[flow/constraint.sdc]
create_clock -name core_clock -period 4.77 [get_ports {clk}]
set_input_delay 0.9540 -clock core_clock [delete_from_list [all_inputs] [get_ports {clk}]]
set_output_delay 0.9540 -clock core_clock [all_outputs]
set_load 0.01 [all_outputs]
[flow/config.mk]
export PLATFORM = sky130hd
export DESIGN_NAME = Dmac_Top
export DESIGN_NICKNAME = Dmac_Top
export VERILOG_FILES = /design/flow/design.v
export SDC_FILE = /design/flow/constraint.sdc
export NUM_CORES = 4
export LEC_CHECK = 0
export ABC_AREA = 1
export CAP_MARGIN = 20
export CORE_MARGIN = 2
export CORE_UTILIZATION = 72
export CTS_CLUSTER_DIAMETER = 370
export CTS_CLUSTER_SIZE = 10
export HOLD_SLACK_MARGIN = 0.26
export PLACE_DENSITY = 0.42
export SETUP_SLACK_MARGIN = 1.4
export SLEW_MARGIN = 20
export TNS_END_PERCENT = 15
[flow/run.sh]
#!/bin/bash
# the make line also repeats each setting of config.mk as NAME=value (left out here)
make -C /OpenROAD-flow-scripts/flow DESIGN_CONFIG=/design/flow/config.mk WORK_HOME=/design/flow/orfs CLKGATE_MAP_FILE= finish
[flow/design.v]
module Fifo_Datapath (
    input  logic        clk,
    input  logic        rst,
    input  logic        wc_en,       
    input  logic        rc_en,       
    input  logic [31:0] Data_in,
    output logic [31:0] Data_out,
    output logic        full,
    output logic        fifo_empty
);
    logic [3:0] w_addr;
    logic [3:0] r_addr;
    logic [31:0] Memory [15:0];
    logic [4:0] count;  
    always_ff @(posedge clk or posedge rst) begin
        if (rst)
            w_addr <= 0;
        else if (wc_en && !full)
            w_addr <= w_addr + 1;
    end
    always_ff @(posedge clk or posedge rst) begin
        if (rst) 
            r_addr <= 0;
        else if (rc_en && !fifo_empty)
            r_addr <= r_addr + 1;
    end
    always_ff @(posedge clk) begin
        if (wc_en && !full)
            Memory[w_addr] <= Data_in;
    end
    always_comb begin
        Data_out = (rst || fifo_empty)? 0: Memory[r_addr];
    end
    always_ff @(posedge clk or posedge rst) begin
        if (rst)
            count <= 0;
        else begin
            case ({wc_en && !full, rc_en && !fifo_empty})
                2'b10: count <= count + 1;  
                2'b01: count <= count - 1;  
                default: count <= count;    
            endcase
        end
    end
    assign full       = (count == 15);
    assign fifo_empty = (count == 0);
endmodule
module channel_ctrl(
    input  logic       clk,
    input  logic       rst,
    input  logic       channel_en,
    input  logic       readyIn,
    input  logic       fifo_full,
    input  logic       fifo_empty,
    input  logic       bsz,
    input  logic       tslb,
    input  logic       tsz,
    input  logic [1:0] M_HResp,
    output logic       irq,
    output logic [1:0] HTrans,
    output logic       write,
    output logic       b_sel, d_sel, t_sel, s_sel, h_sel,
    output logic       d_en, s_en, ts_en, burst_en, count_en, sz_en,
    output logic       rd_en, wr_en,
    output logic       trigger
);
    typedef enum logic [2:0] {
        DISABLED      = 3'b000,
        ENABLED       = 3'b001,
        READ_WAIT     = 3'b010,
        HOLD_READ     = 3'b011,
        WRITE_WAIT    = 3'b100,
        HOLD_WRITE    = 3'b101
    } state_t;
    localparam IDLE     = 2'b00;
    localparam BUSY     = 2'b01;
    localparam NON_SEQ  = 2'b10;
    localparam SEQ      = 2'b11;
    state_t current_state, next_state;
    always_ff @(posedge clk or posedge rst) begin
        if (rst)
            current_state <= DISABLED;
        else
            current_state <= next_state;
    end
    always_comb begin
        case (current_state)
            DISABLED: begin
                next_state = (channel_en) ? ENABLED : DISABLED;
            end
            ENABLED: begin
                next_state = tsz ? DISABLED : READ_WAIT;
            end
            READ_WAIT: begin
                if (!readyIn)
                    next_state = READ_WAIT;
                else if (!channel_en && readyIn) 
                    next_state = HOLD_READ;
                else if (channel_en && readyIn && !bsz && !M_HResp)
                    next_state = READ_WAIT;
                else if (channel_en && readyIn && bsz && (M_HResp == 0))
                    next_state = WRITE_WAIT;
                else
                    next_state = READ_WAIT;
            end
            HOLD_READ: begin
                if (channel_en && bsz) begin
                    next_state = WRITE_WAIT;
                end else if (channel_en && !bsz) begin
                    next_state = READ_WAIT;
                end else begin
                    next_state = HOLD_READ;
                end
            end
            WRITE_WAIT: begin
                if (!readyIn)
                    next_state = WRITE_WAIT;
                else if (channel_en && tsz && bsz)
                    next_state = DISABLED;
                else if (!channel_en && readyIn)
                    next_state = HOLD_WRITE; 
                else if (channel_en && readyIn && !bsz && (M_HResp == 0))
                    next_state = WRITE_WAIT; 
                else if (channel_en && readyIn && bsz && (M_HResp == 0))
                    next_state = READ_WAIT;
                else
                    next_state = WRITE_WAIT;
            end
            HOLD_WRITE: begin
                if (channel_en && !bsz) begin
                    next_state = WRITE_WAIT;
                end else if (channel_en && bsz) begin
                    if (tsz)
                        next_state = DISABLED;
                    else 
                        next_state = READ_WAIT;
                end else begin
                    next_state = HOLD_WRITE;
                end
            end
            default: next_state = current_state;
        endcase
    end
    always_comb begin
        irq       = 0;
        b_sel     = 0;
        d_sel     = 0;
        t_sel     = 0;
        s_sel     = 0;
        h_sel     = 0;
        d_en      = 0;
        s_en      = 0;
        ts_en     = 0;
        burst_en  = 0;
        count_en  = 0;
        sz_en     = 0;
        rd_en     = 0;
        wr_en     = 0;
        trigger   = 0;
        write     = 0;
        HTrans    = IDLE;
        case (current_state)
            DISABLED: begin
                if (channel_en) begin
                    t_sel     = 1;
                    d_sel     = 1;
                    s_sel     = 1;
                    burst_en  = 1;
                    s_en      = 1;
                    d_en      = 1;
                    sz_en     = 1;
                    ts_en     = 1;
                    HTrans    = IDLE;
                end
            end
            ENABLED: begin
                if (tsz) begin
                    irq = 1;
                end else if (channel_en) begin
                    write = 0;
                    count_en  = 1;
                    s_en = 1;
                    HTrans    = NON_SEQ;
                end
            end
            READ_WAIT: begin
                if (!readyIn && bsz) begin
                    write     = 0;
                    HTrans    = BUSY;
                    h_sel = 1;
                end else if (!readyIn && !bsz) begin
                    write = 0;
                    HTrans = BUSY;
                end else if (!channel_en && readyIn) begin
                    wr_en = 1;
                    HTrans = IDLE;
                end else if (channel_en && readyIn && (M_HResp == 0) && !bsz)  begin
                    write     = 0;
                    wr_en     = 1;
                    count_en  = 1;
                    s_en      = 1;
                    HTrans    = SEQ;
                end else if (channel_en && bsz && (M_HResp == 0) && readyIn)  begin
                    wr_en = 1;
                    ts_en = 1;
                    count_en = 1;
                    write    = 1;
                    h_sel    = 1;
                    d_en     = 1;
                    HTrans    = NON_SEQ;
                end
            end
            HOLD_READ: begin
                if (channel_en && !bsz) begin
                    count_en = 1;
                    s_en     = 1;
                    HTrans   = SEQ;
                end else if (channel_en && bsz) begin
                    ts_en = 1;
                    write = 1;
                    h_sel = 1;
                    d_en = 1;
                    count_en = 1;
                    HTrans = NON_SEQ;
                end else
                    HTrans = IDLE;
            end
            WRITE_WAIT: begin
                if (!readyIn && bsz) begin
                    write     = 1;
                    HTrans    = BUSY;
                    h_sel = 0;
                    trigger = 1;
                end else if (!readyIn && !bsz) begin
                    h_sel = 1;
                    trigger = 1;
                    HTrans = BUSY;
                    write = 1;
                end else if (!channel_en && readyIn) begin
                    rd_en = 1;
                    trigger = 1;
                    HTrans = IDLE;
                end else if (channel_en && tsz && bsz) begin
                    irq = 1;
                    rd_en = 1;
                    trigger = 1;
                    HTrans = IDLE;
                end else if (channel_en && readyIn && (M_HResp == 0) && !bsz) begin
                    h_sel = 1;
                    write = 1;
                    trigger = 1;
                    rd_en = 1;
                    d_en      =  1;
                    count_en  = 1;
                    HTrans    = SEQ;
                end
                else if (channel_en && readyIn && (M_HResp == 0) && !tslb && bsz) begin
                    h_sel = 0;
                    write = 0;
                    count_en  = 1;
                    s_en = 1;
                    trigger = 1;
                    rd_en = 1;
                    HTrans    = NON_SEQ;
                end else if (channel_en && readyIn && (M_HResp == 0) && tslb && bsz) begin
                    burst_en = 1;
                    b_sel = 1;
                    write = 0;
                    count_en  = 1;
                    s_en = 1;
                    h_sel = 0;
                    trigger = 1;
                    rd_en = 1;
                    HTrans    = NON_SEQ;
                end
            end
            HOLD_WRITE: begin
                if (channel_en && !bsz) begin
                    h_sel = 1;
                    write = 1;
                    d_en = 1;
                    count_en = 1;
                    HTrans = SEQ;
                end else if (channel_en && bsz) begin
                    if (tsz) begin
                        irq = 1;
                        HTrans = IDLE;
                    end else if (tslb) begin
                        burst_en = 1;
                        b_sel   = 1;
                        count_en = 1;
                        s_en = 1;
                        HTrans = NON_SEQ;
                    end else if (!tslb) begin
                        count_en = 1;
                        s_en = 1;
                        HTrans = NON_SEQ;
                    end
            end
        end
        endcase
    end
endmodule
module Dmac_Channel_Datapath (
    input  logic        clk,
    input  logic        rst,
    input  logic        s_sel,
    input  logic        d_sel,
    input  logic        b_sel,
    input  logic        t_sel,
    input  logic        s_en,
    input  logic        d_en,
    input  logic        ts_en,
    input  logic        sz_en,
    input  logic        burst_en,
    input  logic        count_en,
    input  logic        h_sel,
    input  logic        wr_en,
    input  logic        rd_en,
    input  logic        trigger,
    input  logic [31:0] S_Address,
    input  logic [31:0] D_Address,
    input  logic [31:0] T_Size,
    input  logic [31:0] B_Size,
    input  logic [31:0] R_Data,
    input  logic [1:0]  HSize,
    output logic        bs0,
    output logic        tslb,
    output logic        ts0,
    output logic        fifo_full,
    output logic        fifo_empty,
    output logic [31:0] MAddress,
    output logic [31:0] MWData,
    output logic [3:0]  MWStrb
);
    logic [31:0] Src_Addr, Dst_Addr, Transfer_Size, Burst_Size;
    logic [31:0] Incr_Src_Addr;
    logic [31:0] Incr_Dst_Addr;
    logic [31:0] Dec_Transfer_Size;
    always_comb begin
        Incr_Src_Addr      = Src_Addr + 32'd4;
        Incr_Dst_Addr      = Dst_Addr + 32'd4;
        Dec_Transfer_Size  = Transfer_Size - Burst_Size;
    end
    always_ff @(posedge clk or posedge rst) begin
        if (rst) begin
            Src_Addr <= 32'b0;
        end
        else if (s_en)
            Src_Addr <= s_sel ? S_Address : Incr_Src_Addr;
    end
    always_ff @(posedge clk or posedge rst) begin
        if (rst) begin
            Dst_Addr <= 32'b0;
        end
        else if (d_en)
            Dst_Addr <= d_sel ? D_Address : Incr_Dst_Addr;
    end
    always_ff @(posedge clk or posedge rst) begin
        if (rst) begin
            Transfer_Size <= 32'b0;
        end
        else if (ts_en)
            Transfer_Size <= t_sel ? T_Size : Dec_Transfer_Size;
    end
    always_ff @(posedge clk or posedge rst) begin
        if (rst) begin
            Burst_Size <= 32'b0;
        end
        else if (burst_en)
            Burst_Size <= (B_Size == 0)? 1: (b_sel ? 1 : B_Size);
    end
    assign tslb = (Transfer_Size < B_Size);
    logic [31:0] Decrement_Counter;
    logic [31:0] Decremented_Value;
    always_comb begin
        Decremented_Value = Decrement_Counter - 1;
    end
    always_ff @(posedge clk or posedge rst) begin
        if (rst)
            Decrement_Counter <= 32'b0;
        else if (count_en)
            Decrement_Counter <= (Decrement_Counter == 0) ? ((tslb) ? 0: Burst_Size-1)  : Decremented_Value;
    end
    assign MAddress = h_sel ? (Dst_Addr) : (Src_Addr);
    logic [31:0] fifo_out;
    Fifo_Datapath fifo_inst (
        .clk        (clk),
        .rst        (rst),
        .wc_en      (wr_en),
        .rc_en      (rd_en),
        .Data_in    (R_Data),
        .Data_out   (fifo_out),
        .full       (fifo_full),
        .fifo_empty (fifo_empty)
    );
    logic [1:0] HSize_Reg;
    always_ff @(posedge clk or posedge rst) begin
        if (rst) begin
            HSize_Reg <= 0;
        end
        else if (sz_en) begin
            HSize_Reg <= HSize;
        end
    end
    always_comb begin
        if (trigger) begin
            MWData = fifo_out;  
            case (HSize)
                2'b00: begin   
                    case (Src_Addr[1:0])
                        2'b00: MWStrb = 4'b0001;
                        2'b01: MWStrb = 4'b0010;
                        2'b10: MWStrb = 4'b0100;
                        2'b11: MWStrb = 4'b1000;
                        default: MWStrb = 4'b0000;
                    endcase
                end
                2'b01: begin   
                    case (Src_Addr[1:0])
                        2'b00: MWStrb = 4'b0011;  
                        2'b10: MWStrb = 4'b1100;
                        default: MWStrb = 4'b0000;
                    endcase
                end
                2'b10: MWStrb = 4'b1111;   
                default: MWStrb = 4'b0000;
            endcase
        end else begin
            MWData  = 32'b0;
            MWStrb  = 4'b0000;
        end
    end
    assign bs0 = (Decrement_Counter == 0);
    assign ts0 = (Transfer_Size == 0);
endmodule
module Dmac_Channel (
    input  logic        clk,
    input  logic        rst,
    input  logic        channel_en,
    input  logic        readyIn,
    input  logic [1:0]  M_HResp,
    input  logic [31:0] S_Address,
    input  logic [31:0] D_Address,
    input  logic [31:0] T_Size,
    input  logic [31:0] B_Size,
    input  logic [31:0] R_Data,
    input  logic [1:0]  HSize,
    output logic        irq,
    output logic        write,
    output logic [1:0]  HTrans,
    output logic [31:0] MAddress,
    output logic [31:0] MWData,
    output logic  [3:0] MWStrb
);
    logic s_sel, d_sel, b_sel, t_sel;
    logic s_en, d_en, ts_en, burst_en, count_en, sz_en;
    logic h_sel, rd_en, wr_en;
    logic fifo_full, fifo_empty;
    logic trigger;
    logic bs0, tslb, ts0;
    Dmac_Channel_Datapath datapath_inst (
        .clk         (clk),
        .rst         (rst),
        .s_sel       (s_sel),
        .d_sel       (d_sel),
        .b_sel       (b_sel),
        .t_sel       (t_sel),
        .s_en        (s_en),
        .d_en        (d_en),
        .ts_en       (ts_en),
        .sz_en       (sz_en),
        .burst_en    (burst_en),
        .count_en    (count_en),
        .h_sel       (h_sel),
        .wr_en       (wr_en),
        .rd_en       (rd_en),
        .trigger     (trigger),
        .S_Address   (S_Address),
        .D_Address   (D_Address),
        .T_Size      (T_Size),
        .B_Size      (B_Size),
        .R_Data      (R_Data),
        .HSize       (HSize),
        .bs0         (bs0),
        .tslb        (tslb),
        .ts0         (ts0),
        .fifo_full   (fifo_full),
        .fifo_empty  (fifo_empty),
        .MAddress    (MAddress),
        .MWData      (MWData),
        .MWStrb      (MWStrb)
    );
    channel_ctrl controller_inst (
        .clk         (clk),
        .rst         (rst),
        .channel_en  (channel_en),
        .readyIn     (readyIn),
        .fifo_full   (fifo_full),
        .fifo_empty  (fifo_empty),
        .bsz         (bs0),
        .tslb        (tslb),
        .tsz         (ts0),
        .M_HResp     (M_HResp),
        .irq         (irq),
        .HTrans      (HTrans),
        .write       (write),
        .b_sel       (b_sel),
        .d_sel       (d_sel),
        .t_sel       (t_sel),
        .s_sel       (s_sel),
        .h_sel       (h_sel),
        .d_en        (d_en),
        .s_en        (s_en),
        .ts_en       (ts_en),
        .sz_en       (sz_en),
        .burst_en    (burst_en),
        .count_en    (count_en),
        .rd_en       (rd_en),
        .wr_en       (wr_en),
        .trigger     (trigger)
    );
endmodule
module Dmac_Main_Ctrl(
    input  logic clk,
    input  logic rst,
    input  logic [1:0] DmacReq,
    input  logic con_new_sel,
    input  logic irq,
    input  logic Bus_Grant,
    input  logic C_config,
    output logic con_sel,
    output logic Bus_Req,
    output logic HReadyOut,
    output logic [1:0] S_HResp,
    output logic Interrupt,
    output logic con_en,
    output logic Channel_en_1, Channel_en_2,
    output logic hold,
    output logic [1:0] ReqAck
);
    typedef enum logic [1:0] {
        IDLE     = 2'b00,
        MSB_REQ  = 2'b01,
        LSB_REQ  = 2'b10,
        WAIT     = 2'b11
    } state_t;
    state_t current_state, next_state;
    always_ff @(posedge clk or posedge rst) begin
        if (rst)
            current_state <= IDLE;
        else
            current_state <= next_state;
    end
    always_comb begin
        hold         = 0;
        Bus_Req      = 0;
        Interrupt    = 0;
        con_en       = 0;
        con_sel      = 0;
        HReadyOut    = 0;
        ReqAck       = 2'b00;
        S_HResp      = 2'b00;
        next_state   = current_state;   
        case (current_state)
            IDLE: begin
                if (DmacReq[1] == 1'b1) begin
                    hold     = 1;
                    Bus_Req  = 1;
                    next_state = MSB_REQ;
                end else if (DmacReq == 2'b01) begin
                    hold     = 1;
                    Bus_Req  = 1;
                    next_state = LSB_REQ;
                end
            end
            MSB_REQ: begin
                if (!irq && ({C_config, Bus_Grant} == 2'b11)) begin
                    con_en       = 0;
                    con_sel      = 0;
                    ReqAck       = 2'b10;
                    next_state   = WAIT;
                end else if (irq && ({C_config, Bus_Grant} == 2'b11)) begin
                    Interrupt  = 1;
                    con_sel = 1;
                    next_state = IDLE;
                end else
                    Bus_Req = 1;
            end
            LSB_REQ: begin
                if (!irq && ({C_config, Bus_Grant} == 2'b11)) begin
                    con_en       = 1;
                    con_sel      = 1;
                    ReqAck       = 2'b01;
                    next_state   = WAIT;
                end else if (irq && ({C_config, Bus_Grant} == 2'b11)) begin
                    Interrupt  = 1;
                    con_sel = 1;
                    next_state = IDLE;
                end else
                    Bus_Req = 1;
            end
            WAIT: begin
                if (({Bus_Grant, con_new_sel} == 2'b00)) begin
                    next_state = MSB_REQ;
                    Bus_Req    = 1;
                end else if (({Bus_Grant, con_new_sel} == 2'b01)) begin
                    next_state = LSB_REQ;
                    Bus_Req    = 1;
                    con_sel    = 1;
                end else
                 if (!irq && !con_new_sel) begin
                    con_sel    = 0;
                    con_en     = 1;
                    next_state = WAIT;
                end else if (!irq && con_new_sel) begin
                    con_sel    = 1;
                    con_en     = 1;
                    next_state = WAIT;
                end else if (irq && ({Bus_Grant, con_new_sel} == 2'b10)) begin
                    Interrupt  = 1;
                    con_sel = con_new_sel;
                    next_state = IDLE;
                end else if (irq && ({Bus_Grant, con_new_sel} == 2'b11)) begin
                    Interrupt  = 1;
                    con_sel = con_new_sel;
                    next_state = IDLE;
                end
            end
        endcase
    end
    always_comb begin
        Channel_en_1 = 0;
        Channel_en_2 = 0;
        case (current_state)
            MSB_REQ: Channel_en_1 = C_config && Bus_Grant;
            LSB_REQ: Channel_en_2 = C_config && Bus_Grant;
            WAIT: begin
                Channel_en_1 = Bus_Grant && !con_new_sel;
                Channel_en_2 = Bus_Grant && con_new_sel;
            end
            default: ;
        endcase
    end
endmodule
module Dmac_Main_Datapath(
    input logic clk,
    input logic rst,
    input logic write,
    input logic HSel,
    input logic [1:0] STrans,  
    input logic channel_en_1,
    input logic channel_en_2,
    input logic [31:0] HWData,
    input logic [31:0] HAddr,
    input logic [31:0] MRData,
    input logic HReady,
    input logic [1:0] M_HResp,
    input logic con_en,
    input logic con_sel,
    output logic C_config,
    output logic irq,
    output logic con_new_sel,
    output logic [31:0] MAddress,
    output logic [31:0] MWData,
    output logic [3:0] MBurst_Size,
    output logic MWrite,
    output logic [3:0] MWStrb,
    output logic [1:0] MTrans
);
logic dmac_selected;
logic [3:0] decoded_address;
logic [31:0] Size_Reg, SAddr_Reg, DAddr_Reg, Ctrl_Reg;
logic [31:0] latched_address;
logic latched_write, latched_sel;
logic [1:0] latched_STrans;
assign  dmac_selected = latched_write && latched_STrans[1] && latched_sel;
assign decoded_address = latched_address[5:2];
assign C_config = Ctrl_Reg[16];
always_ff @( posedge clk ) begin
    if (rst) begin
        latched_address <= 32'b0;
        latched_write <= 0;
        latched_STrans <= 2'b0;
        latched_sel <= 0;
    end else begin
        latched_address <= HAddr;
        latched_STrans <= STrans;
        latched_sel <= HSel;
        latched_write <= write;
    end
end
always_ff @(posedge clk or posedge rst) begin
    if (rst) begin
        Size_Reg <= 32'b0;
        SAddr_Reg <= 32'b0;
        DAddr_Reg <= 32'b0;
        Ctrl_Reg <= 32'b0;
    end
    else if (irq)
        Ctrl_Reg <= 32'b0;
    else if (dmac_selected) begin
        case (decoded_address)
            4'b0000: Size_Reg <=  HWData;
            4'b0001: SAddr_Reg <= HWData;
            4'b0010: DAddr_Reg <= HWData;
            4'b0011: Ctrl_Reg <=  HWData;
            default: ;
        endcase
    end
end
logic irq_1;
logic write_1;
logic [1:0]  MTrans_1;
logic [31:0] MAddress_1;
logic [31:0] MWData_1;
logic [3:0] MWStrb_1;
Dmac_Channel channel_1 (
    .clk(clk),
    .rst(rst),
    .channel_en(channel_en_1),
    .readyIn(HReady),
    .M_HResp(M_HResp),
    .S_Address(SAddr_Reg),
    .D_Address(DAddr_Reg),
    .T_Size(Size_Reg),
    .B_Size({{28{1'b0}}, {Ctrl_Reg[3:0]}}),
    .R_Data(MRData),
    .HSize(Ctrl_Reg[5:4]),
    .irq(irq_1),
    .write(write_1),
    .HTrans(MTrans_1),
    .MAddress(MAddress_1),
    .MWData(MWData_1),
    .MWStrb(MWStrb_1)
);
logic irq_2;
logic write_2;
logic [1:0]  MTrans_2;
logic [31:0] MAddress_2;
logic [31:0] MWData_2;
logic [3:0] MWStrb_2;
Dmac_Channel channel_2 (
    .clk(clk),
    .rst(rst),
    .channel_en(channel_en_2),
    .readyIn(HReady),
    .M_HResp(M_HResp),
    .S_Address(SAddr_Reg),
    .D_Address(DAddr_Reg),
    .T_Size(Size_Reg),
    .B_Size({{28{1'b0}}, {Ctrl_Reg[3:0]}}) ,
    .R_Data(MRData),
    .HSize(Ctrl_Reg[5:4]),
    .irq(irq_2),
    .write(write_2),
    .HTrans(MTrans_2),
    .MAddress(MAddress_2),
    .MWData(MWData_2),
    .MWStrb(MWStrb_2)
);
assign MAddress = con_sel? MAddress_2 : MAddress_1;
assign MWData = con_sel? MWData_2 : MWData_1;
assign MTrans = con_sel? MTrans_2 : MTrans_1;
assign MBurst_Size = Ctrl_Reg[3:0];
assign MWrite = con_sel? write_2 : write_1;
assign irq = irq_1 || irq_2; 
assign MWStrb = con_sel? MWStrb_2 : MWStrb_1;
always_ff @(posedge clk or posedge rst) begin
    if (rst) begin
        con_new_sel <= 0;
    end
    else if (con_en) begin
        con_new_sel <= con_sel;
    end
end
endmodule
module Dmac_Top (
    input  logic        clk,
    input  logic        rst,
    input  logic        write,
    input  logic        HSel,
    input  logic [1:0]  STrans,
    input  logic [31:0] HWData,
    input  logic [31:0] HAddr,
    input  logic [31:0] MRData,
    input  logic        HReady,
    input  logic [1:0]  M_HResp,
    output logic HReadyOut,
    output logic [1:0] S_HResp,
    input  logic [1:0]  DmacReq,      
    input  logic        Bus_Grant,   
    output logic [31:0] MAddress,
    output logic [31:0] MWData,
    output logic [3:0]  MBurst_Size,
    output logic        MWrite,
    output logic [1:0]  MTrans,
    output logic [3:0]  MWStrb,
    output logic        Bus_Req,
    output logic        Interrupt,
    output logic [1:0]  ReqAck
);
    logic con_sel, con_en, irq, con_new_sel, C_config;
    logic hold;
    logic channel_en_1, channel_en_2;
    Dmac_Main_Datapath datapath_inst (
        .clk            (clk),
        .rst            (rst),
        .write          (write),
        .HSel           (HSel),
        .STrans         (STrans),
        .channel_en_1   (channel_en_1),
        .channel_en_2   (channel_en_2),
        .HWData         (HWData),
        .HAddr          (HAddr),
        .MRData         (MRData),
        .HReady         (HReady),
        .M_HResp          (M_HResp),
        .con_en         (con_en),
        .con_sel        (con_sel),
        .C_config       (C_config),
        .irq            (irq),
        .con_new_sel    (con_new_sel),
        .MAddress       (MAddress),
        .MWData         (MWData),
        .MBurst_Size    (MBurst_Size),
        .MWrite         (MWrite),
        .MTrans         (MTrans),
        .MWStrb         (MWStrb)
    );
    Dmac_Main_Ctrl controller_inst (
        .clk            (clk),
        .rst            (rst),
        .DmacReq        (DmacReq),
        .con_new_sel    (con_new_sel),
        .irq            (irq),
        .Bus_Grant      (Bus_Grant),
        .C_config       (C_config),
        .con_sel        (con_sel),
        .HReadyOut      (HReadyOut),
        .S_HResp          (S_HResp),
        .Bus_Req        (Bus_Req),
        .Interrupt      (Interrupt),
        .con_en         (con_en),
        .Channel_en_1   (channel_en_1),
        .Channel_en_2   (channel_en_2),
        .hold           (hold),
        .ReqAck         (ReqAck)
    );
endmodule
==> reports/results.ini, run 1 <==
[run_status]
status = complete, no violations

[synthesis]
edf_count = 1024
ys_seq_frac = 0.603
ys_sh_mux = 0.000440
ys_warn_count = 5
common_cells = 2170 x nand2_1, 1024 x edfxtp_1, 696 x nor2_1
synth_area_um2 = 68200
ys_sh_xor = 0.0162
top_area_cell = edfxtp_1
yosys-stat-cells = 7286
ys_async_sr_fraction = 0.285
syn_avg_cell_area_um2 = 9.37
synth_cells = 7286
synth-adder-area-share = 0.00887
most_common_cell = nand2_1
flop_cell = edfxtp_1
topCellsByArea = edfxtp_1 45%, dfrtp_1 15%, nand2_1 12%
synth_cell_types = 59
synthSimpleGateAreaFrac = 0.219
synthAoiAreaFrac = 0.101
top_area_frac = 0.451
ys_top_logic_family = simple AND/OR/NAND/NOR gates
synth-area-yosys_um2 = 68200
ys_ff = 1441

[global_route]
grt_max_degree = 147
grt.overflow.total = 0
antenna_found_initial = 9
grt_pass1_wl_mm = 344
grt.total_usage = 0.468
grt_pass1_vias = 57700

[setup_path]
startpoint_type = register
crit_cells = 10
crit_top_cell = buf_6
critical_path.endpoint = MWData[23]
cp_data_arrival_time_ps = 3410
rrSetupSlack_ps = 800
endpoint_kind = output pin
cp_max_fo = 27
rr_worst_depth = 23
path_cells = inv_6, buf_6, o21ai_0, o221ai_1, o311ai_0, a21oi_4, buf_6, nand2_4, nand2_4, buf_6
slowest_delay_ps = 470
crit_buf_inv = 4
path_class = register to output pin
critPathTopFamily = AND-OR/OR-AND gates
critical_path_required_ps = 3820
slowest_stage = dfrtp_2

[timing]
tightest_slew_ps = 1270
slew_violations = 0
timing.fmax_mhz = 229
slew_headroom = 0.150
fin_crit_sh = 0.916
setup_viol = 0
finalCriticalPeriod_ps = 4370
rsz0062_at_grt = true
whs_ps = 471
skew_ps = 46.8
finalHoldViolations = 0
fin_setup_tns_ps = 0

[pwr]
switching_power_mw = 10.1
top_power_group = sequential cells
powerDensity_nw_per_um2 = 412
p_seq_frac = 0.487
clkPwrFrac = 0.351
pg_comb_mw = 5.33
leakage_nw = 32.3
p_clk_mw = 11.5
pg_seq_mw = 16.0
cellInternalPower_mw = 22.8
power.total_mw = 32.8
swShare = 0.307
p_comb_frac = 0.163
peakVddDrop_mv = 0.424

[min_path]
holdPathStages = 2
min-delay-start = datapath_inst.Size_Reg[21]
hold_end = datapath_inst.Size_Reg[21]
hp-class = register to register

[place]
placed_cell_area_um2 = 72000
dp_hpwl_mm = 127
port_buffers = 157
gp_congestion = 0.986

[floorplan]
floorplan.rows = 112
num_io_pins = 190
die_w_um = 312
die-area_um2 = 97300
initCoreUtil = 0.729
die_y_um = 312
core_area_um2 = 93600

[cts]
h-tree-depth = 4
cts_root_buf = clkbuf_16
cts_tree = done
clkSinkCount = 1441
clk_latency_ps = 810
cts_hold_buffers = 0
clk_pin_slew_ps = 50
cts_buffers = 162
clockBufferDepth = 3

[routing]
routedWlPerCell_um = 26.6
dr.first_iter.drc_count = 11200
routed_wl_mm = 236
vias_per_cell = 6.81
drc = 0
postRouteAntennaNets = 0
dr_total_vias = 60500
drt-pass1-iter-count = 10

[final_layout]
nNetsFinal = 7689
fill_cells = 4806
area_growth_pct = 16.8
fin_area_um2 = 79700

[job]
openroad.warnings = 76
maxCapViolCount = 0

==> cell type report <==
cell class | instances | area [um2] | share of cell area
Antenna cell | 9 | 22.5 | 0.000283
Inverter | 451 | 1780 | 0.0223
Clock buffer | 228 | 4340 | 0.0545
Tap cell | 1254 | 1570 | 0.0197
Timing Repair inverter | 2 | 25.0 | 0.000314
Clock inverter | 14 | 319 | 0.00400
Sequential cell | 1441 | 41200 | 0.517
Timing Repair Buffer | 463 | 5220 | 0.0654
Multi-Input combinational cell | 5014 | 25200 | 0.317
==> layer usage <==
layer / vias up / wire length (um) / GRT usage
met2: 5837 / 108000 / 0.730
met4: 2 / 20900 / 0.335
met1: 27900 / 73900 / 0.575
met3: 1486 / 33900 / 0.113
li1: 25300 / - / -
met5: - / 10 / 0
==> metrics by stage <==
stage	util	instances	setup WS [ps]
final	0.851	8876	403
after global routing	0.851	8873	363
after CTS	0.842	8825	449
after detailed placement	0.769	8497	-79.3
after global placement	0.769	8497	-30.2
after floorplan	-	7288	-4270
==> repair_timing <==
item / CTS / global route
pin swaps: 57 / 76
gates resized: 527 / 243
buffers inserted: 65 / 40
gates cloned: 21 / 2
endpoints found under the setup margin: 218 / 243
==> run 2: changes to the inputs <==
Settings changed: ABC_AREA 1 to default, CORE_MARGIN 2 to 10, CORE_UTILIZATION 72 to 40, CTS_CLUSTER_DIAMETER 370 to default, CTS_CLUSTER_SIZE 10 to default, HOLD_SLACK_MARGIN 0.26 to default, PLACE_DENSITY 0.42 to default, SETUP_SLACK_MARGIN 1.4 to default, TNS_END_PERCENT 15 to default.
Clock period 4.77 ns to 8.44 ns, I/O delays scaled along.
==> reports/results.ini, run 2 <==
[synthesis]
flop_cell = edfxtp_1
common_cells = 1024 x edfxtp_1, 407 x dfrtp_1, 345 x o21ai_0
synth_cells = 4300  ; -41%
top_area_cell = edfxtp_1
synth_area_um2 = 62800  ; -8.0%
synth-area-yosys_um2 = 62800  ; -8.0%
topCellsByArea = edfxtp_1 49%, dfrtp_1 16%, mux4_2 8.0%
ys_top_logic_family = multiplexers
synth-adder-area-share = 0.00964  ; +0.000768
top_area_frac = 0.490  ; +0.0390
synth_cell_types = 90  ; +53%
ys_async_sr_fraction = 0.285  ; unchanged
edf_count = 1024  ; unchanged
ys_warn_count = 5  ; unchanged
synthAoiAreaFrac = 0.0860  ; -0.0152
syn_avg_cell_area_um2 = 14.6  ; +56%
ys_ff = 1441  ; unchanged
most_common_cell = edfxtp_1
ys_sh_xor = 0.0192  ; +0.00307
yosys-stat-cells = 4300  ; -41%
synthSimpleGateAreaFrac = 0.0719  ; -0.148
ys_seq_frac = 0.655  ; +0.0522
ys_sh_mux = 0.136  ; +0.136

[setup_path]
cp_max_fo = 32  ; +19%
endpoint_kind = output pin
slowest_stage = a211o_2
crit_top_cell = clkdlybuf4s50_1
critical_path_required_ps = 6750  ; +2930 ps
crit_buf_inv = 3  ; -1
slowest_delay_ps = 860  ; +390 ps
critPathTopFamily = AND-OR/OR-AND gates
setup.worst_path.start = Bus_Grant
path_cells = clkdlybuf4s50_1, inv_1, nor2_1, nand2_1, a21oi_1, a211o_2, a211oi_1, a31o_2, clkdlybuf4s50_1
critical_path.endpoint = MWData[15]
cp_data_arrival_time_ps = 5770  ; +2360 ps
rrSetupSlack_ps = 3120  ; +2320 ps
startpoint_type = primary input
path_class = primary input to output pin
crit_cells = 9  ; -1
rr_worst_depth = 17  ; -26%

[pwr]
powerDensity_nw_per_um2 = 207  ; -50%
peakVddDrop_mv = 0.179  ; -58%
p_clk_mw = 6.62  ; -42%
top_power_group = sequential cells
power.total_mw = 14.9  ; -55%
p_seq_frac = 0.520  ; +0.033
switching_power_mw = 3.26  ; -68%
cellInternalPower_mw = 11.6  ; -49%
p_comb_frac = 0.035  ; -0.128
swShare = 0.219  ; -0.0879
clkPwrFrac = 0.445  ; +0.094
pg_comb_mw = 0.522  ; -90%
pg_seq_mw = 7.74  ; -52%
leakage_nw = 25.0  ; -23%

[routing]
drc = 0  ; unchanged
vias_per_cell = 5.79  ; -15%
postRouteAntennaNets = 0  ; unchanged
routed_wl_mm = 171  ; -28%
dr_total_vias = 38400  ; -36%
dr.first_iter.drc_count = 3828  ; -66%
routedWlPerCell_um = 25.7  ; -3.3%
drt-pass1-iter-count = 5  ; -5

[floorplan]
die-area_um2 = 173000  ; +78%
floorplan.rows = 145  ; +29%
die_w_um = 416  ; +33%
num_io_pins = 190  ; unchanged
initCoreUtil = 0.402  ; -0.327
die_y_um = 416  ; +33%
core_area_um2 = 156000  ; +67%

[cts]
clockBufferDepth = 3  ; unchanged
cts_buffers = 156  ; -3.7%
cts_tree = done
post_cts_buffers = 0  ; -100%
cts_hold_buffers = 0  ; unchanged
cts_root_buf = clkbuf_16
clk_pin_slew_ps = 60  ; about the same
clkSinkCount = 1441  ; unchanged
ctsResizeCount = 0  ; -100%
clk_latency_ps = 810  ; about the same
h-tree-depth = 4  ; unchanged

[timing]
skew_ps = 56.9  ; +10.2 ps
finalWorstSetupSlack_ps = 980  ; +577 ps
fin_setup_tns_ps = 0  ; unchanged
setup_viol = 0  ; unchanged
tightest_slew_ps = 1150  ; -117 ps
fin_crit_sh = 0.884  ; -0.0316
timing.fmax_mhz = 134
slew_headroom = 0.228  ; +0.0780
finalCriticalPeriod_ps = 7460
rsz0062_at_grt = false
slew_violations = 0  ; unchanged
finalHoldViolations = 0  ; unchanged

[global_route]
grt_pass1_wl_mm = 255  ; -26%
grt.total_usage = 0.193  ; -0.274
grt_max_degree = 161  ; +9.5%
antenna_found_initial = 16  ; +7
grt_pass1_vias = 38300  ; -34%
grt.overflow.total = 0  ; unchanged

[run_status]
status = complete, no violations

[min_path]
hp-class = register to register
holdPathStages = 2  ; unchanged

[place]
dp_hpwl_mm = 104  ; -19%
dp_cells = 6351  ; -25%
port_buffers = 157  ; unchanged
dp_slack_ps = 1060  ; +1140 ps
gp_congestion = 0.846  ; -14%

[job]
maxCapViolCount = 0  ; unchanged
openroad.warnings = 68  ; -11%

[final_layout]
nNetsFinal = 4607  ; -40%
area_growth_pct = 14.4
finalNonFillerCells = 6638  ; -25%
post-route-util = 0.460  ; -0.391

[run 2: cell type report]
type | count | area [um2]
clock buffers | 218 | 4260
flip-flops and latches | 1441 | 41200
multi-input cells | 2536 | 20500
repair buffers | 250 | 2310
fillers | 13600 | 84400
well taps | 2058 | 2570
clock inverters | 64 | 724
diodes | 3 | 7.51
inverters | 68 | 263
[run 2: routing by layer]
metal	vias to the layer above	track usage	wire length (um)
li1	17000	-	-
met1	19800	0.256	71300
met2	1282	0.320	83400
met3	317	0.0324	9880
met4	2	0.0717	6250
met5	-	0	13
[run 2: metrics by stage]
step                instance area, um2  hold slack, ps
finish                           71800             484
global route                     71800             512
CTS                              71900             487
detailed placement               66900             471
global placement                 66900             460
floorplan                        62800             446
==> run 3: changes to the inputs <==
Settings changed: CELL_PAD_IN_SITES_DETAIL_PLACEMENT from default to 2, CELL_PAD_IN_SITES_GLOBAL_PLACEMENT from default to 3, CORE_ASPECT_RATIO from default to 1.26, CTS_CLUSTER_DIAMETER from default to 392, GPL_ROUTABILITY_DRIVEN from default to 0, GPL_TIMING_DRIVEN from default to 0, MAX_ROUTING_LAYER from default to met4, PLACE_DENSITY_LB_ADDON from default to 0.18.
==> reports/results.ini, run 3 <==
[run_status]
status = complete, no violations

[pwr]
switching_power_mw = 3.54  ; +8.7%
top_power_group = sequential cells
clkPwrFrac = 0.457  ; +0.012
p_clk_mw = 7.04  ; +6.3%
power.total_mw = 15.4  ; +3.4%
leakage_nw = 25.6  ; +2.4%
peakVddDrop_mv = 0.219  ; +22%
swShare = 0.230  ; +0.0112
p_comb_frac = 0.040  ; +0.005
p_seq_frac = 0.502  ; -0.018
pg_comb_mw = 0.617  ; +18%
pg_seq_mw = 7.73  ; about the same
cellInternalPower_mw = 11.8  ; +1.9%
powerDensity_nw_per_um2 = 210  ; +1.6%

[setup_path]
rrSetupSlack_ps = 3850  ; +730 ps
crit_cells = 11  ; +2
slowest_stage = buf_1
slowest_delay_ps = 900  ; +40 ps
critPathTopFamily = buffers and inverters
endpoint_kind = output pin
crit_buf_inv = 5  ; +2
crit_top_cell = clkdlybuf4s50_1
cp_data_arrival_time_ps = 6600  ; +830 ps
cp_max_fo = 10  ; -69%
path_class = primary input to output pin
critical_path_required_ps = 6750  ; about the same
path_cells = clkdlybuf4s50_1, clkbuf_1, a21oi_1, a211oi_1, a31oi_1, o22ai_2, a41oi_1, buf_2, buf_1, mux2i_1, clkdlybuf4s50_1
rr_worst_depth = 15  ; -2
startpoint_type = primary input
setup.worst_path.start = HReady
critical_path.endpoint = MAddress[30]

[cts]
cts_buffers = 156  ; unchanged
cts_root_buf = clkbuf_16
clockBufferDepth = 3  ; unchanged
clk_pin_slew_ps = 60  ; about the same
clkSinkCount = 1441  ; unchanged
post_cts_buffers = 0  ; unchanged
clk_latency_ps = 840  ; +30 ps
h-tree-depth = 4  ; unchanged
ctsResizeCount = 0  ; unchanged
cts_tree = done
cts_hold_buffers = 0  ; unchanged

[synthesis]
ys_seq_frac = 0.655  ; unchanged
ys_sh_mux = 0.136  ; unchanged
synth-area-yosys_um2 = 62800  ; unchanged
yosys-stat-cells = 4300  ; unchanged
synth_cell_types = 90  ; unchanged
flop_cell = edfxtp_1
ys_async_sr_fraction = 0.285  ; unchanged
synth_area_um2 = 62800  ; unchanged
syn_avg_cell_area_um2 = 14.6  ; unchanged
top_area_cell = edfxtp_1
synth_cells = 4300  ; unchanged
ys_sh_xor = 0.0192  ; unchanged
most_common_cell = edfxtp_1
ys_warn_count = 5  ; unchanged
synth-adder-area-share = 0.00964  ; unchanged
topCellsByArea = edfxtp_1 49%, dfrtp_1 16%, mux4_2 8.0%
ys_ff = 1441  ; unchanged
synthAoiAreaFrac = 0.0860  ; unchanged
synthSimpleGateAreaFrac = 0.0719  ; unchanged
common_cells = 1024 x edfxtp_1, 407 x dfrtp_1, 345 x o21ai_0
edf_count = 1024  ; unchanged
top_area_frac = 0.490  ; unchanged
ys_top_logic_family = multiplexers

[timing]
finalCriticalPeriod_ps = 8290  ; +829 ps
rsz0062_at_grt = false
fin_crit_sh = 0.982  ; +0.0982
skew_ps = 52.5  ; -4.48 ps
finalHoldViolations = 0  ; unchanged
slew_headroom = 0.204  ; -0.0241
slew_violations = 0  ; unchanged
timing.fmax_mhz = 121  ; -10%
setup_viol = 0  ; unchanged
tightest_slew_ps = 1190  ; +39.8 ps

[floorplan]
initCoreUtil = 0.402  ; -0.000566
floorplan.rows = 163  ; +12%
die-area_um2 = 173000  ; about the same
num_io_pins = 190  ; unchanged
die_w_um = 373  ; -10%
core_area_um2 = 156000  ; +0.14%
die_y_um = 465  ; +12%

[global_route]
grt_pass1_vias = 45300  ; +18%
grt.total_usage = 0.264  ; +0.0708
grt_pass1_wl_mm = 329  ; +29%
antenna_found_initial = 8  ; -8
grt.overflow.total = 0  ; unchanged
grt_max_degree = 33  ; -80%

[routing]
postRouteAntennaNets = 0  ; unchanged
dr_total_vias = 40700  ; +5.9%
drc = 0  ; unchanged
vias_per_cell = 5.93  ; +2.4%
drt-pass1-iter-count = 5  ; unchanged
routed_wl_mm = 225  ; +32%
dr.first_iter.drc_count = 2938  ; -23%
routedWlPerCell_um = 32.8  ; +27%

[place]
dp_cells = 6579  ; +3.6%
dp_hpwl_mm = 155  ; +49%
port_buffers = 156  ; -0.64%

[final_layout]
area_growth_pct = 16.4
finalNonFillerCells = 6867  ; +3.4%
fill_cells = 14800  ; +8.8%
nNetsFinal = 4831  ; +4.9%

[min_path]
hp-class = register to register
holdPathStages = 2  ; unchanged

[job]
maxCapViolCount = 0  ; unchanged
openroad.warnings = 61  ; -10%

==> run 3: cell type report <==
cell class              count  area, um2  area share
clock buffers             206       4260      0.0583
flip-flops and latches   1441      41200       0.563
plain buffers             257       1120      0.0153
multi-input cells        2536      20500       0.280
well taps                2062       2580      0.0353
clock inverters            76        862      0.0118
diodes                      4       10.0    0.000137
inverters                  68        259     0.00354
repair buffers            217       2370      0.0324
==> run 3: layer usage <==
metal,wire length (um),global-route usage
met5,0,-
met4,7090,0.0839
met3,8980,0.0350
met2,122000,0.480
met1,87500,0.300
==> run 3: stage by stage <==
stage          utilization  instance area, um2  worst slack, ps   TNS, ps  hold slack [ps]
3_5_place_dp         0.435               68100              266         0              473
5_1_grt              0.467               73100              103         0              521
3_3_place_gp         0.428               67000            -2840  -1310270              458
4_1_cts              0.468               73200              258         0              491
6_report             0.467               73100              151         0              489
2_1_floorplan            -               62800              975         0              446
==> run 4: changes to the inputs <==
Settings changed: CELL_PAD_IN_SITES_DETAIL_PLACEMENT 2 to default, CELL_PAD_IN_SITES_GLOBAL_PLACEMENT 3 to default, CORE_ASPECT_RATIO 1.26 to default, CORE_MARGIN 10 to 2, CORE_UTILIZATION 40 to 55, CTS_CLUSTER_DIAMETER 392 to default, GPL_ROUTABILITY_DRIVEN 0 to default, GPL_TIMING_DRIVEN 0 to default, MAX_ROUTING_LAYER met4 to default, PLACE_DENSITY from default to 0.6, PLACE_DENSITY_LB_ADDON 0.18 to default.
Clock period 8.44 ns to 4.84 ns, I/O delays scaled along.
==> reports/results.ini, run 4 <==
[run_status]
status = complete, no violations

[routing]
postRouteAntennaNets = 0  ; unchanged
dr_total_vias = 38600  ; -5.1%
dr.first_iter.drc_count = 3601  ; +23%
drt-pass1-iter-count = 7  ; +2
routedWlPerCell_um = 27.2  ; -17%
routed_wl_mm = 168  ; -25%
drc = 0  ; unchanged
vias_per_cell = 6.23  ; +5.1%

[setup_path]
cp_data_arrival_time_ps = 3810  ; -2790 ps
critical_path.endpoint = MWData[0]
cp_max_fo = 16  ; +6
path_cells = or4_4, nor4_4, buf_4, buf_4, and4_4, a21oi_4, a211oi_4, buf_12, buf_16, a31o_2, dlygate4sd2_1
crit_cells = 11  ; unchanged
slowest_stage = or4_4
slowest_delay_ps = 590  ; -310 ps
crit_top_cell = buf_4
startpoint_type = register
crit_buf_inv = 5  ; unchanged
rrSetupSlack_ps = 810  ; -3040 ps
critical_path_required_ps = 3870  ; -2880 ps
critPathTopFamily = simple AND/OR/NAND/NOR gates
endpoint_kind = output pin
path_class = register to output pin
rr_worst_depth = 16  ; +1

[pwr]
swShare = 0.214  ; -0.0158
pg_seq_mw = 13.5  ; +75%
p_clk_mw = 11.6  ; +65%
top_power_group = sequential cells
switching_power_mw = 5.58  ; +58%
p_seq_frac = 0.518  ; +0.016
peakVddDrop_mv = 0.346  ; +58%
pg_comb_mw = 0.978  ; +59%
p_comb_frac = 0.038  ; -0.002
powerDensity_nw_per_um2 = 357  ; +70%
cellInternalPower_mw = 20.5  ; +73%
leakage_nw = 26.1  ; +2.2%
clkPwrFrac = 0.445  ; -0.012

[synthesis]
ys_warn_count = 5  ; unchanged
top_area_frac = 0.490  ; unchanged
edf_count = 1024  ; unchanged
syn_avg_cell_area_um2 = 14.6  ; unchanged
ys_seq_frac = 0.655  ; unchanged
topCellsByArea = edfxtp_1 49%, dfrtp_1 16%, mux4_2 8.0%
ys_async_sr_fraction = 0.285  ; unchanged
ys_sh_mux = 0.136  ; unchanged
most_common_cell = edfxtp_1
ys_sh_xor = 0.0192  ; unchanged
synth-area-yosys_um2 = 62800  ; unchanged
ys_top_logic_family = multiplexers
synth_area_um2 = 62800  ; unchanged
yosys-stat-cells = 4300  ; unchanged
flop_cell = edfxtp_1
synthAoiAreaFrac = 0.0860  ; unchanged
common_cells = 1024 x edfxtp_1, 407 x dfrtp_1, 345 x o21ai_0
synthSimpleGateAreaFrac = 0.0719  ; unchanged
top_area_cell = edfxtp_1
synth_cell_types = 90  ; unchanged
synth_cells = 4300  ; unchanged
ys_ff = 1441  ; unchanged
synth-adder-area-share = 0.00964  ; unchanged

[timing]
slew_headroom = 0.247  ; +0.0432
skew_ps = 26.7  ; -25.8 ps
whs_ps = 481  ; -8.08 ps
fin_crit_sh = 0.986  ; +0.00436
tightest_slew_ps = 1130  ; -68.3 ps
finalWorstSetupSlack_ps = 65.4  ; -85.4 ps
timing.fmax_mhz = 209
setup_viol = 0  ; unchanged
finalCriticalPeriod_ps = 4770
slew_violations = 0  ; unchanged
rsz0062_at_grt = true
finalHoldViolations = 0  ; unchanged

[place]
dp_slack_ps = -226  ; -492 ps
port_buffers = 157  ; +0.64%
dp_hpwl_mm = 104  ; -33%
gp_congestion = 0.862

[final_layout]
fill_cells = 8256  ; -44%
final-seq-area_um2 = 41200  ; about the same
area_growth_pct = 16.0
nNetsFinal = 4728  ; -2.1%
comb_area_um2 = 20800  ; +1.7%

[job]
openroad.warnings = 71  ; +16%
maxCapViolCount = 0  ; unchanged

[global_route]
grt.total_usage = 0.289  ; +0.0248
grt.overflow.total = 0  ; unchanged
antenna_found_initial = 4  ; -4
grt_pass1_wl_mm = 250  ; -24%
grt_pass1_vias = 37800  ; -17%
grt_max_degree = 105  ; +220%

[cts]
cts_tree = done
clk_pin_slew_ps = 60  ; about the same
clk_latency_ps = 770  ; -70 ps
clkSinkCount = 1441  ; unchanged
cts_root_buf = clkbuf_16
h-tree-depth = 4  ; unchanged
cts_buffers = 153  ; -1.9%
clockBufferDepth = 3  ; unchanged
cts_hold_buffers = 0  ; unchanged

[floorplan]
die-area_um2 = 117000  ; -33%
initCoreUtil = 0.557  ; +0.155
die_y_um = 342  ; -26%
die_w_um = 342  ; -8.3%
num_io_pins = 190  ; unchanged
floorplan.rows = 123  ; -25%
core_area_um2 = 113000  ; -28%

[min_path]
hp-class = register to register
holdPathStages = 2  ; unchanged

## run 4: final cells by class
cell class | instances | area share
Multi-Input combinational cell | 2536 | 0.286
Sequential cell | 1441 | 0.565
Timing Repair Buffer | 374 | 0.0513
Antenna cell | 1 | 0.0000343
Clock inverter | 85 | 0.0113
Tap cell | 1500 | 0.0258
Clock buffer | 197 | 0.0571
Inverter | 68 | 0.00361
## run 4: through the flow
stage          power, mW  setup TNS, ps   util  std cells  area (um2)
2_1_floorplan       14.3        -747490      -       4302       62800
3_3_place_gp        14.7          -3160  0.598       5892       67500
3_5_place_dp        14.7          -3530  0.598       5892       67500
4_1_cts             26.3           -105  0.645       6184       72700
5_1_grt             26.9           -228  0.646       6202       72900
6_report            26.0              0  0.646       6202       72900
## run 4: per-layer routing
| layer | vias to the layer above | wire length, um | GRT usage | part of all wire |
|---|---|---|---|---|
| met5 | - | 11 | 0 | 0.000065 |
| met1 | 20000 | 70100 | 0.397 | 0.42 |
| met3 | 229 | 9030 | 0.0401 | 0.054 |
| li1 | 17200 | - | - | - |
| met2 | 1196 | 85000 | 0.488 | 0.50 |
| met4 | 2 | 4300 | 0.0775 | 0.026 |
## run 4: timing repair
item                                    in CTS  in global routing
endpoints found under the setup margin      72                 48
resized                                    130                 84
buffers inserted                             9                 12
cloned                                       1                  4
pin swaps                                    8                  9
==> run 5: changes to the inputs <==
Settings changed: CORE_UTILIZATION 55 to 40, SETUP_SLACK_MARGIN from default to 1.47.
Clock period 4.84 ns to 8.59 ns, I/O delays scaled along.
==> reports/results.ini, run 5 <==
[run_status]
status = complete, no violations

[synthesis]
ys_sh_xor = 0.0192  ; unchanged
ys_ff = 1441  ; unchanged
edf_count = 1024  ; unchanged
synthSimpleGateAreaFrac = 0.0719  ; unchanged
ys_sh_mux = 0.136  ; unchanged
ys_warn_count = 5  ; unchanged
yosys-stat-cells = 4300  ; unchanged
common_cells = 1024 x edfxtp_1, 407 x dfrtp_1, 345 x o21ai_0
topCellsByArea = edfxtp_1 49%, dfrtp_1 16%, mux4_2 8.0%
synth_area_um2 = 62800  ; unchanged
flop_cell = edfxtp_1
synth_cell_types = 90  ; unchanged
syn_avg_cell_area_um2 = 14.6  ; unchanged
ys_async_sr_fraction = 0.285  ; unchanged
synthAoiAreaFrac = 0.0860  ; unchanged
synth-area-yosys_um2 = 62800  ; unchanged
top_area_cell = edfxtp_1
ys_seq_frac = 0.655  ; unchanged
synth_cells = 4300  ; unchanged
ys_top_logic_family = multiplexers
synth-adder-area-share = 0.00964  ; unchanged
most_common_cell = edfxtp_1
top_area_frac = 0.490  ; unchanged

[routing]
drt-pass1-iter-count = 6  ; -1
n_antenna_cell = 0  ; -1
routedWlPerCell_um = 25.3  ; -7.0%
drc = 0  ; unchanged
vias_per_cell = 5.77  ; -7.4%
dr_total_vias = 38200  ; -1.0%
postRouteAntennaNets = 0  ; unchanged
routed_wl_mm = 167  ; -0.61%
dr.first_iter.drc_count = 3681  ; +2.2%

[global_route]
grt_pass1_wl_mm = 249  ; -0.40%
antenna_found_initial = 5  ; +1
grt_pass1_vias = 37500  ; -0.80%
grt_max_degree = 145  ; +38%
grt.overflow.total = 0  ; unchanged
grt.total_usage = 0.206  ; -0.0829

[cts]
clk_pin_slew_ps = 60  ; about the same
clk_latency_ps = 790  ; +20 ps
cts_root_buf = clkbuf_16
h-tree-depth = 4  ; unchanged
clkSinkCount = 1441  ; unchanged
cts_buffers = 154  ; +0.65%
cts_tree = done
clockBufferDepth = 3  ; unchanged

[setup_path]
slowest_delay_ps = 630  ; +40 ps
critical_path.endpoint = MWData[17]
endpoint_kind = output pin
rrSetupSlack_ps = 3770  ; +2960 ps
startpoint_type = primary input
rr_worst_depth = 14  ; -2
slowest_stage = clkdlybuf4s50_1
critPathTopFamily = buffers and inverters
path_class = primary input to output pin
cp_max_fo = 34  ; +18
crit_top_cell = clkdlybuf4s50_1
critical_path_required_ps = 6870  ; +3000 ps
path_cells = clkdlybuf4s50_1, buf_6, a21oi_1, a211oi_1, a31oi_1, o22ai_2, buf_4, a41oi_4, buf_12, clkbuf_16, a211oi_2, a31o_2, clkdlybuf4s50_1
cp_data_arrival_time_ps = 5240  ; +1430 ps
crit_buf_inv = 6  ; +1
crit_cells = 13  ; +2
setup.worst_path.start = HReady

[place]
placed_cell_area_um2 = 66900  ; -0.86%
dp_cells = 6350  ; +7.8%
gp_congestion = 0.870  ; +0.89%
dp_hpwl_mm = 100  ; -3.9%
port_buffers = 157  ; unchanged
dp_slack_ps = 1340  ; +1560 ps

[floorplan]
num_io_pins = 190  ; unchanged
die_y_um = 400  ; +17%
core_area_um2 = 156000  ; +38%
die-area_um2 = 160000  ; +37%
die_w_um = 400  ; +17%
floorplan.rows = 145  ; +18%
initCoreUtil = 0.403  ; -0.154

[pwr]
cellInternalPower_mw = 11.5  ; -44%
p_seq_frac = 0.517  ; about the same
p_clk_mw = 6.60  ; -43%
p_comb_frac = 0.035  ; -0.003
top_power_group = sequential cells
switching_power_mw = 3.17  ; -43%
clkPwrFrac = 0.448  ; +0.003
swShare = 0.215  ; +0.00107
peakVddDrop_mv = 0.219  ; -37%
powerDensity_nw_per_um2 = 205  ; -43%
power.total_mw = 14.7  ; -43%
pg_comb_mw = 0.515  ; -47%
leakage_nw = 25.1  ; -3.8%
pg_seq_mw = 7.60  ; -44%

[final_layout]
finalNonFillerCells = 6631  ; +6.9%
fill_cells = 13500  ; +64%
fin_area_um2 = 72000  ; -1.3%
area_growth_pct = 14.6
final-seq-area_um2 = 41200  ; unchanged
post-route-util = 0.461  ; -0.185
comb_area_um2 = 20500  ; -1.4%
nNetsFinal = 4606  ; -2.6%

[timing]
fin_setup_tns_ps = 0  ; unchanged
timing.fmax_mhz = 144
slew_violations = 0  ; unchanged
slew_headroom = 0.236  ; -0.0112
tightest_slew_ps = 1150  ; +20.4 ps
whs_ps = 475  ; -6.04 ps
skew_ps = 59.7  ; +33.1 ps
finalWorstSetupSlack_ps = 1630  ; +1560 ps
setup_viol = 0  ; unchanged
rsz0062_at_grt = false
finalHoldViolations = 0  ; unchanged
finalCriticalPeriod_ps = 6960
fin_crit_sh = 0.810  ; -0.176

[min_path]
holdPathStages = 2  ; unchanged
hp-class = register to register

[job]
maxCapViolCount = 0  ; unchanged
openroad.warnings = 69  ; -2.8%

==> run 5: timing repair <==
item                       in CTS  in global routing
resized                         2                 10
buffers inserted                0                  2
hold buffers                    0                  0
setup endpoints to repair      18                 50
pin swaps                       0                  2
cloned                          0                  1
==> run 5: layout make-up <==
type	instances	area share
multi-input cells	2536	0.286
well taps	2058	0.0358
inverters	68	0.00365
repair buffers	251	0.0328
flip-flops and latches	1441	0.572
clock inverters	76	0.0115
clock buffers	201	0.0584
==> run 5: metal layers <==
metal	routed length (um)	track usage	vias up
li1	-	-	17000
met1	73300	0.289	19800
met2	79900	0.331	1191
met3	10200	0.0357	226
met4	4030	0.0577	4
met5	18	0	-
==> run 6: changes to the inputs <==
Settings changed: CORE_MARGIN 2 to 3, CORE_UTILIZATION 40 to 16, CTS_CLUSTER_DIAMETER from default to 271, PLACE_DENSITY 0.6 to 0.77, SETUP_SLACK_MARGIN 1.47 to 0.69.
Clock period 8.59 ns to 6.8 ns, I/O delays scaled along.
==> reports/results.ini, run 6 <==
[routing]
drt-pass1-iter-count = 6  ; unchanged
routedWlPerCell_um = 18.4  ; -27%
routed_wl_mm = 180  ; +7.4%
vias_per_cell = 4.04  ; -30%
dr.first_iter.drc_count = 4628  ; +26%
dr_total_vias = 39600  ; +3.7%
postRouteAntennaNets = 0  ; unchanged
drc = 0  ; unchanged

[synthesis]
ys_sh_mux = 0.136  ; unchanged
edf_count = 1024  ; unchanged
ys_sh_xor = 0.0192  ; unchanged
ys_async_sr_fraction = 0.285  ; unchanged
flop_cell = edfxtp_1
synth-adder-area-share = 0.00964  ; unchanged
synth_cells = 4300  ; unchanged
top_area_cell = edfxtp_1
ys_top_logic_family = multiplexers
common_cells = 1024 x edfxtp_1, 407 x dfrtp_1, 345 x o21ai_0
yosys-stat-cells = 4300  ; unchanged
synthSimpleGateAreaFrac = 0.0719  ; unchanged
ys_ff = 1441  ; unchanged
most_common_cell = edfxtp_1
syn_avg_cell_area_um2 = 14.6  ; unchanged
topCellsByArea = edfxtp_1 49%, dfrtp_1 16%, mux4_2 8.0%
top_area_frac = 0.490  ; unchanged
synth-area-yosys_um2 = 62800  ; unchanged
synthAoiAreaFrac = 0.0860  ; unchanged
synth_cell_types = 90  ; unchanged
synth_area_um2 = 62800  ; unchanged
ys_warn_count = 5  ; unchanged
ys_seq_frac = 0.655  ; unchanged

[final_layout]
area_growth_pct = 21.3
post-route-util = 0.195  ; -0.266
nNetsFinal = 4644  ; +0.83%
comb_area_um2 = 20700  ; +0.63%
final-seq-area_um2 = 41200  ; about the same
fill_cells = 41100  ; +200%
finalNonFillerCells = 9804  ; +48%

[pwr]
p_clk_mw = 8.15  ; +23%
p_comb_frac = 0.036  ; about the same
pg_seq_mw = 9.59  ; +26%
top_power_group = sequential cells
cellInternalPower_mw = 14.5  ; +26%
peakVddDrop_mv = 0.236  ; +7.6%
powerDensity_nw_per_um2 = 242  ; +18%
swShare = 0.210  ; -0.00484
clkPwrFrac = 0.443  ; -0.005
leakage_nw = 25.3  ; +0.57%
power.total_mw = 18.4  ; +25%
p_seq_frac = 0.521  ; +0.004
switching_power_mw = 3.87  ; +22%
pg_comb_mw = 0.671  ; +30%

[global_route]
antenna_found_initial = 40  ; +35
grt_pass1_vias = 39000  ; +3.9%
grt_pass1_wl_mm = 264  ; +6.2%
grt.total_usage = 0.0867  ; -0.119
grt.overflow.total = 0  ; unchanged
grt_max_degree = 143  ; -1.4%

[setup_path]
rr_worst_depth = 17  ; +3
setup.worst_path.start = Bus_Grant
critPathTopFamily = buffers and inverters
crit_cells = 9  ; -4
path_cells = clkdlybuf4s50_1, inv_1, nor3_1, a41oi_1, o22ai_2, a41oi_4, buf_4, mux2i_1, clkdlybuf4s50_1
startpoint_type = primary input
cp_max_fo = 23  ; -32%
rrSetupSlack_ps = 2510  ; -1260 ps
slowest_stage = clkdlybuf4s50_1
critical_path.endpoint = MAddress[21]
crit_buf_inv = 4  ; -2
slowest_delay_ps = 650  ; +20 ps
critical_path_required_ps = 5440  ; -1430 ps
path_class = primary input to output pin
cp_data_arrival_time_ps = 4670  ; -570 ps
endpoint_kind = output pin
crit_top_cell = clkdlybuf4s50_1

[min_path]
holdPathStages = 2  ; unchanged
min-delay-start = datapath_inst.Size_Reg[4]
hp-class = register to register

[timing]
rsz0062_at_grt = true
skew_ps = 129  ; +69.3 ps
slew_violations = 0  ; unchanged
timing.fmax_mhz = 166
tightest_slew_ps = 1140  ; -6.47 ps
finalWorstSetupSlack_ps = 767  ; -862 ps
finalHoldViolations = 0  ; unchanged
whs_ps = 444  ; -30.9 ps
slew_headroom = 0.238  ; +0.00193
fin_crit_sh = 0.887  ; +0.0768
setup_viol = 0  ; unchanged
finalCriticalPeriod_ps = 6030

[cts]
clk_pin_slew_ps = 60  ; about the same
h-tree-depth = 4  ; unchanged
clkSinkCount = 1441  ; unchanged
cts_buffers = 149  ; -3.2%
cts_tree = done
cts_hold_buffers = 0  ; unchanged
clockBufferDepth = 4  ; +1
clk_latency_ps = 840  ; +50 ps
cts_root_buf = clkbuf_16

[job]
openroad.warnings = 70  ; +1.4%
maxCapViolCount = 0  ; unchanged

[floorplan]
core_area_um2 = 390000  ; +150%
die-area_um2 = 400000  ; +150%
floorplan.rows = 229  ; +58%
die_w_um = 633  ; +58%
die_y_um = 633  ; +58%
num_io_pins = 190  ; unchanged
initCoreUtil = 0.161  ; -0.241

[run_status]
status = complete, no violations

[place]
dp_cells = 9518  ; +50%
port_buffers = 157  ; unchanged
gp_congestion = 0.836  ; -3.9%
dp_slack_ps = 448  ; -887 ps
dp_hpwl_mm = 112  ; +12%

[run 6: through the flow]
stage | setup TNS, ps | cell area [um2]
global route | 0 | 76200
detailed placement | 0 | 71000
finish | 0 | 76200
global placement | 0 | 71000
floorplan | -108270 | 62800
CTS | 0 | 76000
[run 6: routing by layer]
| layer | GRT usage | vias up | wire length [um] |
|---|---|---|---|
| li1 | - | 17100 | - |
| met1 | 0.107 | 20100 | 68500 |
| met2 | 0.143 | 2002 | 86300 |
| met3 | 0.0245 | 413 | 17900 |
| met4 | 0.0319 | 28 | 6990 |
| met5 | 0 | - | 198 |
[run 6: cell type report]
cell class,count,share of cell area
inverter,68,0.00343
tap,5197,0.0853
antenna,11,0.000361
timing repair buffer,292,0.0366
clock inverter,62,0.00893
clock buffer,195,0.0536
sequential,1441,0.540
multi-input combinational,2538,0.271
[run 6: what timing repair did]
action / CTS / global route
pin swaps: 5 / 2
gates cloned: 2 / 1
setup endpoints to repair: 59 / 41
gates resized: 22 / 16
setup buffers: 9 / 3
==> run 7: changes to the inputs <==
Settings changed: CAP_MARGIN 20 to 10, CORE_MARGIN 3 to 2, CORE_UTILIZATION 16 to 72, CTS_CLUSTER_DIAMETER 271 to default, CTS_CLUSTER_SIZE from default to 57, HOLD_SLACK_MARGIN from default to -0.1, PLACE_DENSITY 0.77 to 0.6, SETUP_SLACK_MARGIN 0.69 to 0.61.
Clock period 6.8 ns to 4.82 ns, I/O delays scaled along.
==> reports/results.ini, run 7 <==
[synthesis]
synthAoiAreaFrac = 0.0860  ; unchanged
edf_count = 1024  ; unchanged
common_cells = 1024 x edfxtp_1, 407 x dfrtp_1, 345 x o21ai_0
yosys-stat-cells = 4300  ; unchanged
ys_async_sr_fraction = 0.285  ; unchanged
synth-adder-area-share = 0.00964  ; unchanged
ys_sh_mux = 0.136  ; unchanged
synthSimpleGateAreaFrac = 0.0719  ; unchanged
flop_cell = edfxtp_1
synth_cells = 4300  ; unchanged
synth-area-yosys_um2 = 62800  ; unchanged
top_area_cell = edfxtp_1
syn_avg_cell_area_um2 = 14.6  ; unchanged
ys_sh_xor = 0.0192  ; unchanged
synth_cell_types = 90  ; unchanged
most_common_cell = edfxtp_1
ys_top_logic_family = multiplexers
ys_ff = 1441  ; unchanged
top_area_frac = 0.490  ; unchanged
ys_warn_count = 5  ; unchanged
ys_seq_frac = 0.655  ; unchanged
topCellsByArea = edfxtp_1 49%, dfrtp_1 16%, mux4_2 8.0%
synth_area_um2 = 62800  ; unchanged

[final_layout]
final-seq-area_um2 = 41200  ; about the same
nNetsFinal = 4757  ; +2.4%
area_growth_pct = 17.2
fill_cells = 3859  ; -91%
finalNonFillerCells = 5885  ; -40%
comb_area_um2 = 21600  ; +4.5%

[cts]
cts_tree = done
clkSinkCount = 1441  ; unchanged
cts_buffers = 143  ; -4.0%
clk_latency_ps = 800  ; -40 ps
clockBufferDepth = 3  ; -1
cts_root_buf = clkbuf_16
h-tree-depth = 4  ; unchanged
clk_pin_slew_ps = 60  ; about the same

[place]
gp_congestion = 0.921  ; +10%
port_buffers = 157  ; unchanged
dp_slack_ps = -169  ; -617 ps
dp_cells = 5524  ; -42%
dp_hpwl_mm = 99.1  ; -12%

[timing]
finalHoldViolations = 0  ; unchanged
fin_crit_sh = 1.04  ; +0.153
whs_ps = 475  ; +30.4 ps
slew_headroom = 0.128  ; -0.110
setup_viol = 9  ; +9
skew_ps = 44.1  ; -84.9 ps
rsz0062_at_grt = true
finalWorstSetupSlack_ps = -196  ; -963 ps
slew_violations = 0  ; unchanged
finalCriticalPeriod_ps = 5020
tightest_slew_ps = 1300  ; +165 ps
timing.fmax_mhz = 199

[floorplan]
num_io_pins = 190  ; unchanged
initCoreUtil = 0.725  ; +0.564
floorplan.rows = 108  ; -53%
die-area_um2 = 89600  ; -78%
die_y_um = 299  ; -53%
core_area_um2 = 86600  ; -78%
die_w_um = 299  ; -53%

[routing]
drc = 0  ; unchanged
postRouteAntennaNets = 0  ; unchanged
dr_total_vias = 44200  ; +12%
dr.first_iter.drc_count = 7652  ; +65%
routed_wl_mm = 211  ; +17%
vias_per_cell = 7.52  ; +86%
routedWlPerCell_um = 35.8  ; +95%
drt-pass1-iter-count = 10  ; +4

[setup_path]
critical_path.endpoint = MWData[24]
path_cells = or4_4, nor4_4, buf_4, and3_4, a21oi_4, a211o_4, buf_12, buf_4, a211oi_4, a31o_2, buf_6
endpoint_kind = output pin
crit_top_cell = buf_4
critical_path_required_ps = 3860  ; -1580 ps
critPathTopFamily = simple AND/OR/NAND/NOR gates
startpoint_type = register
crit_cells = 11  ; +2
slowest_delay_ps = 560  ; -90 ps
rrSetupSlack_ps = 890  ; -1620 ps
crit_buf_inv = 4  ; unchanged
rr_worst_depth = 17  ; unchanged
cp_data_arrival_time_ps = 4050  ; -620 ps
cp_max_fo = 14  ; -39%
slowest_stage = or4_4
path_class = register to output pin

[pwr]
swShare = 0.230  ; +0.0192
cellInternalPower_mw = 20.0  ; +38%
switching_power_mw = 5.97  ; +54%
powerDensity_nw_per_um2 = 353  ; +46%
pg_seq_mw = 13.5  ; +41%
leakage_nw = 26.3  ; +4.2%
top_power_group = sequential cells
peakVddDrop_mv = 0.447  ; +90%
p_comb_frac = 0.041  ; +0.005
clkPwrFrac = 0.438  ; -0.005
p_clk_mw = 11.4  ; +40%
power.total_mw = 26.0  ; +41%
pg_comb_mw = 1.07  ; +59%
p_seq_frac = 0.521  ; about the same

[global_route]
grt_pass1_wl_mm = 286  ; +8.2%
grt.overflow.total = 0  ; unchanged
grt_pass1_vias = 42500  ; +9.0%
grt.total_usage = 0.444  ; +0.357
antenna_found_initial = 11  ; -73%
grt_max_degree = 110  ; -23%

[job]
openroad.warnings = 74  ; +5.7%
maxCapViolCount = 0  ; unchanged

[min_path]
holdPathStages = 1  ; -1
hp-class = register to register

[run_status]
so.violations = negative setup slack
status = complete, but fails checks

run 7: layout make-up:
type | instances | share of cell area
well taps | 1155 | 0.0196
repair buffers | 413 | 0.0607
multi-input cells | 2536 | 0.294
diodes | 12 | 0.000408
clock inverters | 67 | 0.00787
clock buffers | 193 | 0.0544
inverters | 68 | 0.00355
flip-flops and latches | 1441 | 0.560
run 7: routing by layer:
| layer | wire length, um | global-route usage | vias up |
|---|---|---|---|
| li1 | - | - | 17300 |
| met1 | 64500 | 0.548 | 21400 |
| met2 | 98000 | 0.697 | 4349 |
| met3 | 28800 | 0.112 | 1179 |
| met4 | 19400 | 0.308 | 4 |
| met5 | 23 | 0 | - |
run 7: metrics by stage:
step,setup TNS [ps],cell area [um2],utilization
2_1_floorplan,-754050,62800,-
3_3_place_gp,-369,66800,0.771
3_5_place_dp,-1810,66800,0.771
4_1_cts,0,72800,0.840
5_1_grt,-655,73600,0.849
6_report,-645,73600,0.850
run 7: repair_timing:
item | in CTS | in global routing
resized | 457 | 121
setup endpoints to repair | 74 | 74
cloned | 12 | 6
hold buffers | 0 | 0
pin swaps | 32 | 19
buffers inserted | 43 | 28
endpoints found under the hold margin | 0 | 0
No activity file was given, so power comes from the tool's default toggle rates.
